==> 08-27 <==
==> flow/design.v <==
module half_addr(
    input a,
    input b,
    output sum,
    output carry  
);
assign sum = a ^ b;
assign carry = a & b;
endmodule
module full_addr(
    input a,
    input b,
    input cin,  
    output sum,
    output carry  
);
assign sum = a ^ b ^ cin;
assign carry = (a & b) | (cin & (a ^ b));
endmodule
module i4_addr(
    input  [3:0] a,           
    input  [3:0] b,           
    input        cin,         
    input        valid_in,    
    output [3:0] sum,         
    output       group_g,     
    output       group_p,     
    output       ready_out    
);
wire [3:0] g, p;
assign g = a & b;           
assign p = a | b;           
wire c1, c2, c3;
assign c1 = g[0] | (p[0] & cin);
assign c2 = g[1] | (p[1] & g[0]) | (p[1] & p[0] & cin);
assign c3 = g[2] | (p[2] & g[1]) | (p[2] & p[1] & g[0]) | (p[2] & p[1] & p[0] & cin);
assign group_g = g[3] | (p[3] & g[2]) | (p[3] & p[2] & g[1]) | (p[3] & p[2] & p[1] & g[0]);
assign group_p = p[3] & p[2] & p[1] & p[0];
assign sum[0] = a[0] ^ b[0] ^ cin;
assign sum[1] = a[1] ^ b[1] ^ c1;
assign sum[2] = a[2] ^ b[2] ^ c2;
assign sum[3] = a[3] ^ b[3] ^ c3;
reg ready_out_reg;
always @(*) begin
    if (valid_in) begin
        ready_out_reg = 1'b1;
    end else begin
        ready_out_reg = 1'b0;
    end
end
assign ready_out = ready_out_reg;
endmodule
module i8_addr(
    input  [7:0] a,           
    input  [7:0] b,           
    input        cin,         
    input        valid_in,    
    output [7:0] sum,         
    output       group_g,     
    output       group_p,     
    output       ready_out    
);
wire [3:0] a_low  = a[3:0];
wire [3:0] a_high = a[7:4];
wire [3:0] b_low  = b[3:0];
wire [3:0] b_high = b[7:4];
wire c4;                
wire g_low, p_low;      
wire g_high, p_high;    
wire ready_low, ready_high;
i4_addr cla_low(
    .a(a_low), .b(b_low), .cin(cin), .valid_in(valid_in),
    .sum(sum[3:0]), .group_g(g_low), .group_p(p_low), .ready_out(ready_low)
);
i4_addr cla_high(
    .a(a_high), .b(b_high), .cin(c4), .valid_in(valid_in),
    .sum(sum[7:4]), .group_g(g_high), .group_p(p_high), .ready_out(ready_high)
);
assign c4 = g_low | (p_low & cin);
assign group_g = g_high | (p_high & g_low);
assign group_p = p_high & p_low;
assign ready_out = ready_low & ready_high;
endmodule
module i16_add(
    input  [15:0] a,          
    input  [15:0] b,          
    input        valid_in,    
    output [15:0] sum,        
    output       carry_out,   
    output       ready_out    
);
wire [7:0] a_low  = a[7:0];   
wire [7:0] a_high = a[15:8];  
wire [7:0] b_low  = b[7:0];
wire [7:0] b_high = b[15:8];
wire c0, c8;                
wire g_low, p_low;          
wire g_high, p_high;        
wire ready_low, ready_high; 
assign c0 = 1'b0;           
i8_addr cla_low_8bit(
    .a(a_low), .b(b_low), .cin(c0), .valid_in(valid_in),
    .sum(sum[7:0]), .group_g(g_low), .group_p(p_low), .ready_out(ready_low)
);
i8_addr cla_high_8bit(
    .a(a_high), .b(b_high), .cin(c8), .valid_in(valid_in),
    .sum(sum[15:8]), .group_g(g_high), .group_p(p_high), .ready_out(ready_high)
);
assign c8 = g_low | (p_low & c0);                   
assign carry_out = g_high | (p_high & g_low) | (p_high & p_low & c0);  
assign ready_out = ready_low & ready_high;
endmodule
module i16_sub(
    input  [15:0] a,          
    input  [15:0] b,          
    input        valid_in,    
    output [15:0] diff,       
    output       borrow_out,  
    output       ready_out    
);
wire [15:0] b_neg = ~b;  
wire [7:0] a_low  = a[7:0];
wire [7:0] a_high = a[15:8];
wire [7:0] b_low  = b_neg[7:0];
wire [7:0] b_high = b_neg[15:8];
wire c0, c8;               
wire g_low, p_low;         
wire g_high, p_high;       
wire ready_low, ready_high;
wire carry_result;
assign c0 = 1'b1;           
i8_addr cla_low_8bit(
    .a(a_low), .b(b_low), .cin(c0), .valid_in(valid_in),
    .sum(diff[7:0]), .group_g(g_low), .group_p(p_low), .ready_out(ready_low)
);
i8_addr cla_high_8bit(
    .a(a_high), .b(b_high), .cin(c8), .valid_in(valid_in),
    .sum(diff[15:8]), .group_g(g_high), .group_p(p_high), .ready_out(ready_high)
);
assign c8 = g_low | (p_low & c0);
assign carry_result = g_high | (p_high & g_low) | (p_high & p_low & c0);
assign borrow_out = ~carry_result;
assign ready_out = ready_low & ready_high;
endmodule
module i16_mul(
    input signed [15:0] a,    
    input signed [15:0] b,    
    input        valid_in,
    output signed [15:0] prod,  
    output       ready_out
);
wire sign_a = a[15];
wire sign_b = b[15];
wire sign_res = sign_a ^ sign_b;
wire [15:0] abs_a = sign_a ? (~a + 1'b1) : a;
wire [15:0] abs_b = sign_b ? (~b + 1'b1) : b;
reg [15:0] abs_prod;
integer i;
always @(*) begin
    abs_prod = 16'd0;
    for(i = 0; i < 16; i = i + 1) begin
        if(abs_b[i]) begin
            abs_prod = abs_prod + (abs_a << i);
        end
    end
end
assign prod = sign_res ? (~abs_prod + 1'b1) : abs_prod;
assign ready_out = valid_in;
endmodule
module i16_div(
    input signed [15:0] a,    
    input signed [15:0] b,    
    input        valid_in,
    output signed [15:0] quot,  
    output       ready_out
);
wire sign_a = a[15];
wire sign_b = b[15];
wire sign_res = sign_a ^ sign_b;
wire [15:0] abs_a = sign_a ? (~a + 1'b1) : a;
wire [15:0] abs_b = sign_b ? (~b + 1'b1) : b;
reg [15:0] abs_quot;
reg [31:0] temp_r;  
integer i;
always @(*) begin
    temp_r = 32'd0;
    if (abs_b == 0) begin
        abs_quot = 16'hFFFF;  
    end else begin
        abs_quot = 16'd0;
        temp_r = 32'd0;
        for(i = 15; i >= 0; i = i - 1) begin
            temp_r = temp_r << 1;
            temp_r[0] = abs_a[i];  
            if(temp_r >= {16'd0, abs_b}) begin
                temp_r = temp_r - {16'd0, abs_b};
                abs_quot[i] = 1'b1;
            end
        end
    end
end
assign quot = sign_res ? (~abs_quot + 1'b1) : abs_quot;
assign ready_out = valid_in;
endmodule
module calc(
    input clk,  
    input rst_n,  
    input [7:0] num,
    input [2:0] op,
    input start,
    output reg [15:0] result,
    output reg [15:0] display_val,  
    output [2:0] led_op,  
    output reg stop
);
reg [15:0] local_result;
reg local_stop;
localparam ADD = 3'd6;
localparam SUB = 3'd5;
localparam MUL = 3'd4;
localparam DIV = 3'd1;
localparam ENT = 3'd2;
localparam CLR = 3'd3;
reg [15:0] a, b;
reg [2:0] local_op;
assign led_op = local_op;  
wire [15:0] res_add, res_sub, res_mul, res_div;
i16_add u_add(.a(a), .b(b), .valid_in(1'b1), .sum(res_add), .carry_out(), .ready_out());
i16_sub u_sub(.a(a), .b(b), .valid_in(1'b1), .diff(res_sub), .borrow_out(), .ready_out());
i16_mul u_mul(.a(a), .b(b), .valid_in(1'b1), .prod(res_mul), .ready_out());
i16_div u_div(.a(a), .b(b), .valid_in(1'b1), .quot(res_div), .ready_out());
localparam S_INPUT_A = 2'b00;
localparam S_INPUT_B = 2'b01;
reg [2:0] state;
always @(posedge clk) begin
	if (~rst_n) begin
    	local_stop <= 0;
        a <= 0;
        b <= 0;
        local_result <= 0;
        display_val <= 0;
        local_op <= 0;
        state <= S_INPUT_A;
    end else begin
        if (~start&local_stop) begin
        local_stop <= 0;
        end else if (start&~local_stop) begin
            case (state)
            S_INPUT_A: begin
                if (op == CLR) begin
                    a <= 0; b <= 0; display_val <= 0; local_result <= 0; local_op <= 0;
                end else if (op == ADD || op == SUB || op == MUL || op == DIV) begin
                    local_op <= op;
                    b <= 0;
                    state <= S_INPUT_B;
                end else if (op == 0) begin
                    a <= a * 16'd10 + {8'd0, num};
                    display_val <= a * 16'd10 + {8'd0, num};
                end
            end
            S_INPUT_B: begin
                if (op == CLR) begin
                    a <= 0; b <= 0; display_val <= 0; local_result <= 0; local_op <= 0;
                    state <= S_INPUT_A;
                end else if (op == ENT) begin
                    case (local_op)
                    ADD: begin local_result <= res_add; display_val <= res_add; end
                    SUB: begin local_result <= res_sub; display_val <= res_sub; end
                    DIV: begin local_result <= res_div; display_val <= res_div; end
                    MUL: begin local_result <= res_mul; display_val <= res_mul; end
                    endcase
                    a <= 0;
                    local_op <= 0;  
                    state <= S_INPUT_A;
                end else if (op == 0) begin
                    b <= b * 16'd10 + {8'd0, num};
                    display_val <= b * 16'd10 + {8'd0, num};
                end
            end
            endcase
            local_stop <= 1;
        end
    end
end
always @(posedge clk) begin
    result <= local_result;
    stop <= local_stop;
end
endmodule
==> flow/run.sh <==
#!/bin/bash
# the make line also repeats each setting of config.mk as NAME=value (left out here)
make -C /OpenROAD-flow-scripts/flow DESIGN_CONFIG=/design/flow/config.mk WORK_HOME=/design/flow/orfs CLKGATE_MAP_FILE= finish
==> flow/config.mk <==
export PLATFORM = sky130hd
export DESIGN_NAME = calc
export DESIGN_NICKNAME = calc
export VERILOG_FILES = /design/flow/design.v
export SDC_FILE = /design/flow/constraint.sdc
export NUM_CORES = 4
export LEC_CHECK = 0
export CAP_MARGIN = 20
export CORE_MARGIN = 2
export CORE_UTILIZATION = 70
export CTS_CLUSTER_SIZE = 80
export HOLD_SLACK_MARGIN = -0.1
export SETUP_SLACK_MARGIN = 5.0
export SLEW_MARGIN = 20
==> flow/constraint.sdc <==
create_clock -name core_clock -period 47.8 [get_ports {clk}]
set_input_delay 9.5600 -clock core_clock [delete_from_list [all_inputs] [get_ports {clk}]]
set_output_delay 9.5600 -clock core_clock [all_outputs]
set_load 0.01 [all_outputs]
==> inputs of 07-24, as changes to 08-27 <==
CORE_UTILIZATION = 40   (was 70)
CTS_CLUSTER_SIZE = default   (was 80)
HOLD_SLACK_MARGIN = default   (was -0.1)
PLACE_DENSITY = 0.6   (was default)
SETUP_SLACK_MARGIN = default   (was 5.0)
==> flow/constraint.sdc (replaced) <==
create_clock -name core_clock -period 52.6 [get_ports {clk}]
set_input_delay 10.5200 -clock core_clock [delete_from_list [all_inputs] [get_ports {clk}]]
set_output_delay 10.5200 -clock core_clock [all_outputs]
set_load 0.01 [all_outputs]
==> inputs of 06-28, as changes to 08-27 <==
ABC_AREA = 1   (was default)
CORE_UTILIZATION = 40   (was 70)
CTS_CLUSTER_DIAMETER = 386   (was default)
CTS_CLUSTER_SIZE = 29   (was 80)
HOLD_SLACK_MARGIN = default   (was -0.1)
SETUP_SLACK_MARGIN = default   (was 5.0)
SLEW_MARGIN = 0   (was 20)
==> flow/constraint.sdc (replaced) <==
create_clock -name core_clock -period 55.0 [get_ports {clk}]
set_input_delay 11.0000 -clock core_clock [delete_from_list [all_inputs] [get_ports {clk}]]
set_output_delay 11.0000 -clock core_clock [all_outputs]
set_load 0.01 [all_outputs]
==> GITHUB_STEP_SUMMARY <==
## Synthesis and layout report

| Metric | Value |
|---|---|
| Layout clock area frac | 0.00904 |
| # Taps | 1080 |
| Vias in the first global route | 32295 |
| Post-Synth AOI/OAI Area | 0.181 |
| Met1 usage | 0.354 |
| Status | complete, no violations |
| CP Data Arrival Time | 49.69 ns |
| Syn Inst Count | 5539 |
| Vias per inst | 5.40 |
| Number of logic gates | 4573 |
| Netlist Area Pre-Place | 0.0337 mm² |
| Routed wl met2 | 48900 µm |
(the above is from 06-28)
==> GITHUB_STEP_SUMMARY <==
## Synthesis and layout report

| Metric | Value |
|---|---|
| Post-Synth AOI/OAI Area | 0.298 |
| # Taps | 607 |
| Number of logic gates | 4091 |
| Final setup violation count | 32 |
| Layout check faults | capacitance limit, slew limit, setup timing |
| Final Max Tran Viols | 4 |
| Worst setup margin | -1.81 ns |
| Status | complete, but fails checks |
| Post-CTS sizing | 133 |
| Most common library cells after synthesis | ha_1, a21oi_1, nor2_1 |
| Number of max-cap violations | 2 |
| Layout clock area frac | 0.00735 |
| Vias in the first global route | 35809 |
| Syn Inst Count | 4622 |
| Met1 usage | 0.566 |
(the above is from 08-27)
==> GITHUB_STEP_SUMMARY <==
## Synthesis and layout report

| Metric | Value |
|---|---|
| Netlist Area Pre-Place | 0.0326 mm² |
| Status | complete, no violations |
| CP Data Arrival Time | 50.31 ns |
| Syn Inst Count | 4622 |
| Number of logic gates | 4093 |
| # Taps | 1060 |
| Vias per inst | 6.03 |
| Vias in the first global route | 33253 |
| Met1 usage | 0.346 |
| Routed wl met2 | 58200 µm |
| Post-Synth AOI/OAI Area | 0.298 |
(the above is from 07-24)
